## cfg_test_top
module cfg_test_top(
    input clk ,
    input rstn ,
    input        [32 - 1 : 0] addr         ,
    input        [32 - 1 : 0] wdata        ,
    output       [32 - 1 : 0] rdata        ,
    output                    rdata_vld    ,
    input                     wr           ,
    input                     rd            
);
wire [31:0] in_0_2   ;
wire [31:0] in_0_3   ;
wire [31:0] in_0_4   ;
wire [31:0] in_1_0   ;
wire [31:0] in_1_1   ;
wire [31:0] in_1_2   ;
wire [31:0] in_1_3   ;
wire [31:0] in_1_4   ;
wire [31:0] out_2_0  ;
wire [31:0] out_2_1  ;
wire [31:0] out_2_2  ;
wire [31:0] out_2_3  ;
cfg_test cfg_test_u0(
    .clk        ( clk       ),
    .rstn       ( rstn      ),
    .in_0_2     ( in_0_2    ),
    .in_0_3     ( in_0_3    ),
    .in_0_4     ( in_0_4    ),
    .in_1_0     ( in_1_0    ),
    .in_1_1     ( in_1_1    ),
    .in_1_2     ( in_1_2    ),
    .in_1_3     ( in_1_3    ),
    .in_1_4     ( in_1_4    ),
    .out_2_0    ( out_2_0   ),
    .out_2_1    ( out_2_1   ),
    .out_2_2    ( out_2_2   ),
    .out_2_3    ( out_2_3   )  
);
cfg cfg_u0(
    .clk          (clk         ),
    .rstn         (rstn        ),
    .addr         (addr        ),
    .wdata        (wdata       ),
    .rdata        (rdata       ),
    .rdata_vld    (rdata_vld   ),
    .wr           (wr          ),
    .rd           (rd          ),
    .addr_0_2     (in_0_2     ),
    .addr_0_3     (in_0_3     ),
    .addr_0_4     (in_0_4     ),
    .addr_1_0     (in_1_0     ),
    .addr_1_1     (in_1_1     ),
    .addr_1_2     (in_1_2     ),
    .addr_1_3     (in_1_3     ),
    .addr_1_4     (in_1_4     ),
    .addr_2_0     (out_2_0    ),
    .addr_2_1     (out_2_1    ),
    .addr_2_2     (out_2_2    ),
    .addr_2_3     (out_2_3    ) 
);
endmodule
Size: about 450 flip-flops, ~100 I/O pins, roughly 20,000 sq um of cells after synthesis.
clock: 1.99 ns
lec_check: 0
abc_area: 1
cap_margin: 20
core_margin: 2
core_utilization: 70
cts_cluster_diameter: 222
slew_margin: 20
run.sh (not shown) runs the stock make flow with config.mk's settings and CLKGATE_MAP_FILE=.
The first run reached the layout checks and failed them: negative setup slack.
Rerun with:
ABC_AREA = unset   (was 1)
CORE_ASPECT_RATIO = 0.93   (was unset)
CORE_UTILIZATION = 60   (was 70)
CTS_CLUSTER_DIAMETER = unset   (was 222)
CTS_CLUSTER_SIZE = 46   (was unset)
GPL_TIMING_DRIVEN = 0   (was unset)
MAX_ROUTING_LAYER = met4   (was unset)
PLACE_DENSITY_LB_ADDON = 0.22   (was unset)
SETUP_SLACK_MARGIN = 0.72   (was unset)
SLEW_MARGIN = 25   (was 20)
clock period = 3.45 ns   (was 1.99 ns; I/O delays follow)
What happened: Now the flow completed without violations; first-iteration DRC count goes down by 21%; via count went down by 17%; routed wire length drops by 11%; global-route usage went down by 6.0 points; sequential power goes down by 42%; flip-flop count is unchanged; hold slack gains 0.22 ns; total power shrinks by 42%; clock skew falls by 0.0052 ns; clock power came out lower by 40%.
Rerun with:
CORE_ASPECT_RATIO = unset   (was 0.93)
CORE_UTILIZATION = 72   (was 60)
CTS_CLUSTER_SIZE = 15   (was 46)
GPL_TIMING_DRIVEN = unset   (was 0)
MAX_ROUTING_LAYER = unset   (was met4)
PLACE_DENSITY_LB_ADDON = 0.27   (was 0.22)
SETUP_SLACK_MARGIN = unset   (was 0.72)
SLEW_MARGIN = 20   (was 25)
clock period = 2.28 ns   (was 3.45 ns; I/O delays follow)
Result: The changed run finished but fails on negative setup slack. Sequential share of layout area went down by 2.1 points. Maximum frequency went up by roughly a tenth. Final cell count decreases by a few percent. Sequential power rises by well over a third.
Rerun with:
CORE_UTILIZATION = 66   (was 72)
CTS_CLUSTER_SIZE = unset   (was 15)
PLACE_DENSITY_LB_ADDON = unset   (was 0.27)
clock period = 3.88 ns   (was 2.28 ns; I/O delays follow)
The changed run finished clean.
Wire length is lower by about a fifth.
Power is lower by well over a third.
Core utilization is lower by 14 points.
Die area is higher by a little under a tenth.
Count of clock-buffer cells in the layout is lower by 6.
Synthesized area is unchanged.
Rerun with:
CORE_UTILIZATION = 70   (was 66)
clock period = 2.28 ns   (was 3.88 ns; I/O delays follow)
Outcome: The changed run finished with negative setup slack left. Total power grows by 69%. Register-to-register slack got worse by 0.89 ns. Sequential power rises by 70%.
Rerun with:
ABC_AREA = 1   (was unset)
CAP_MARGIN = 10   (was 20)
CELL_PAD_IN_SITES_DETAIL_PLACEMENT = 2   (was unset)
CELL_PAD_IN_SITES_GLOBAL_PLACEMENT = 1   (was unset)
CORE_ASPECT_RATIO = 0.96   (was unset)
CORE_MARGIN = 3   (was 2)
CORE_UTILIZATION = 60   (was 70)
CTS_CLUSTER_SIZE = 27   (was unset)
GPL_ROUTABILITY_DRIVEN = 0   (was unset)
GPL_TIMING_DRIVEN = 0   (was unset)
MAX_ROUTING_LAYER = met4   (was unset)
SETUP_SLACK_MARGIN = 0.72   (was unset)
SLEW_MARGIN = 5   (was 20)
clock period = 3.45 ns   (was 2.28 ns; I/O delays follow)
Effect: The changed run stopped in global placement without I/O with GPL-0301. Die area went up by 28%. Synthesized area increases by 7.7%. Synthesized cell count climbs by 29%.


Starting RTL as in the previous note.
export LEC_CHECK = 0
export CAP_MARGIN = 20
export CELL_PAD_IN_SITES_DETAIL_PLACEMENT = 1
export CORE_MARGIN = 2
export CORE_UTILIZATION = 40
export CTS_CLUSTER_DIAMETER = 331
export GPL_ROUTABILITY_DRIVEN = 0
export SETUP_SLACK_MARGIN = 1.09
export SLEW_MARGIN = 20
create_clock -name core_clock -period 5.0 [get_ports {clk}]
The first run ran to the end with no violations.
Change:
- CELL_PAD_IN_SITES_DETAIL_PLACEMENT: 1 -> unset
- CTS_CLUSTER_DIAMETER: 331 -> unset
- GPL_ROUTABILITY_DRIVEN: 0 -> unset
- SETUP_SLACK_MARGIN: 1.09 -> unset
- clock period: 5.0 -> 3.58 ns (I/O delays scaled with it)
The changed run produced a clean layout. Worst setup slack got worse by 1.2 ns. Worst hold slack gets worse by 0.058 ns. Clock-buffer cell count rose by 9.
Change:
- ABC_AREA: unset -> 0
- CAP_MARGIN: 20 -> 15
- CORE_UTILIZATION: 40 -> 72
- CTS_CLUSTER_SIZE: unset -> 32
- GPL_ROUTABILITY_DRIVEN: unset -> 0
- HOLD_SLACK_MARGIN: unset -> 0.3
- SETUP_SLACK_MARGIN: unset -> -0.19
- clock period: 3.58 -> 2.06 ns (I/O delays scaled with it)
Outcome: With this change the flow ran to the end with violations: setup timing. Sequential share of layout area came out lower by 2.7 points. Clock power came out higher by about 60%. Sequential power came out higher by about 70%. Routed wire length came out higher by 6.2%. First-iteration DRC count came out higher by 80%.
Change:
- ABC_AREA: 0 -> unset
- CAP_MARGIN: 15 -> 20
- CORE_UTILIZATION: 72 -> 40
- CTS_CLUSTER_SIZE: 32 -> unset
- GPL_ROUTABILITY_DRIVEN: 0 -> unset
- HOLD_SLACK_MARGIN: 0.3 -> unset
- PLACE_DENSITY: unset -> 0.76
- SETUP_SLACK_MARGIN: -0.19 -> 0.76
- clock period: 2.06 -> 5.0 ns (I/O delays scaled with it)
Outcome:
- Now the flow completed without violations
- clock power shrinks by 56%
- sequential share of layout area grows by 3.1 points
- hold slack improved by 0.087 ns
- synthesized cell count is unchanged
- setup slack improved by 2.1 ns
- cell area shrinks by 7.5%
- total power shrinks by 58%
- core utilization shrinks by 44 points
- combinational power shrinks by 66%
- sequential cell count stays the same
- routed wire length shrinks by 9.8%
Change:
- ABC_AREA: unset -> 1
- CORE_UTILIZATION: 40 -> 72
- PLACE_DENSITY: 0.76 -> unset
- PLACE_DENSITY_LB_ADDON: unset -> 0.2
- SETUP_SLACK_MARGIN: 0.76 -> 1.15
- TNS_END_PERCENT: unset -> 5
- clock period: 5.0 -> 4.38 ns (I/O delays scaled with it)
Area after synthesis is higher by 7.7%. Flip-flop count is unchanged. Power is higher by 12%.
Change:
- ABC_AREA: 1 -> unset
- CAP_MARGIN: 20 -> 35
- CELL_PAD_IN_SITES_DETAIL_PLACEMENT: unset -> 1
- CORE_ASPECT_RATIO: unset -> 0.53
- CORE_UTILIZATION: 72 -> 36
- HOLD_SLACK_MARGIN: unset -> 0.06
- MAX_ROUTING_LAYER: unset -> met4
- PLACE_DENSITY_LB_ADDON: 0.2 -> 0.03
- SETUP_SLACK_MARGIN: 1.15 -> -0.1
- TNS_END_PERCENT: 5 -> unset
- clock period: 4.38 -> 2.21 ns (I/O delays scaled with it)
=> This time the run finished with setup timing left; utilization fell by 35 points; setup slack is worse by 1.6 ns; count of clock-buffer cells in the layout is unchanged; flip-flop count stays the same; clock skew goes down by 0.0042 ns; global-route usage goes down by 14 points.
Power figures rest on the tool's default switching activity, not on a simulated workload.
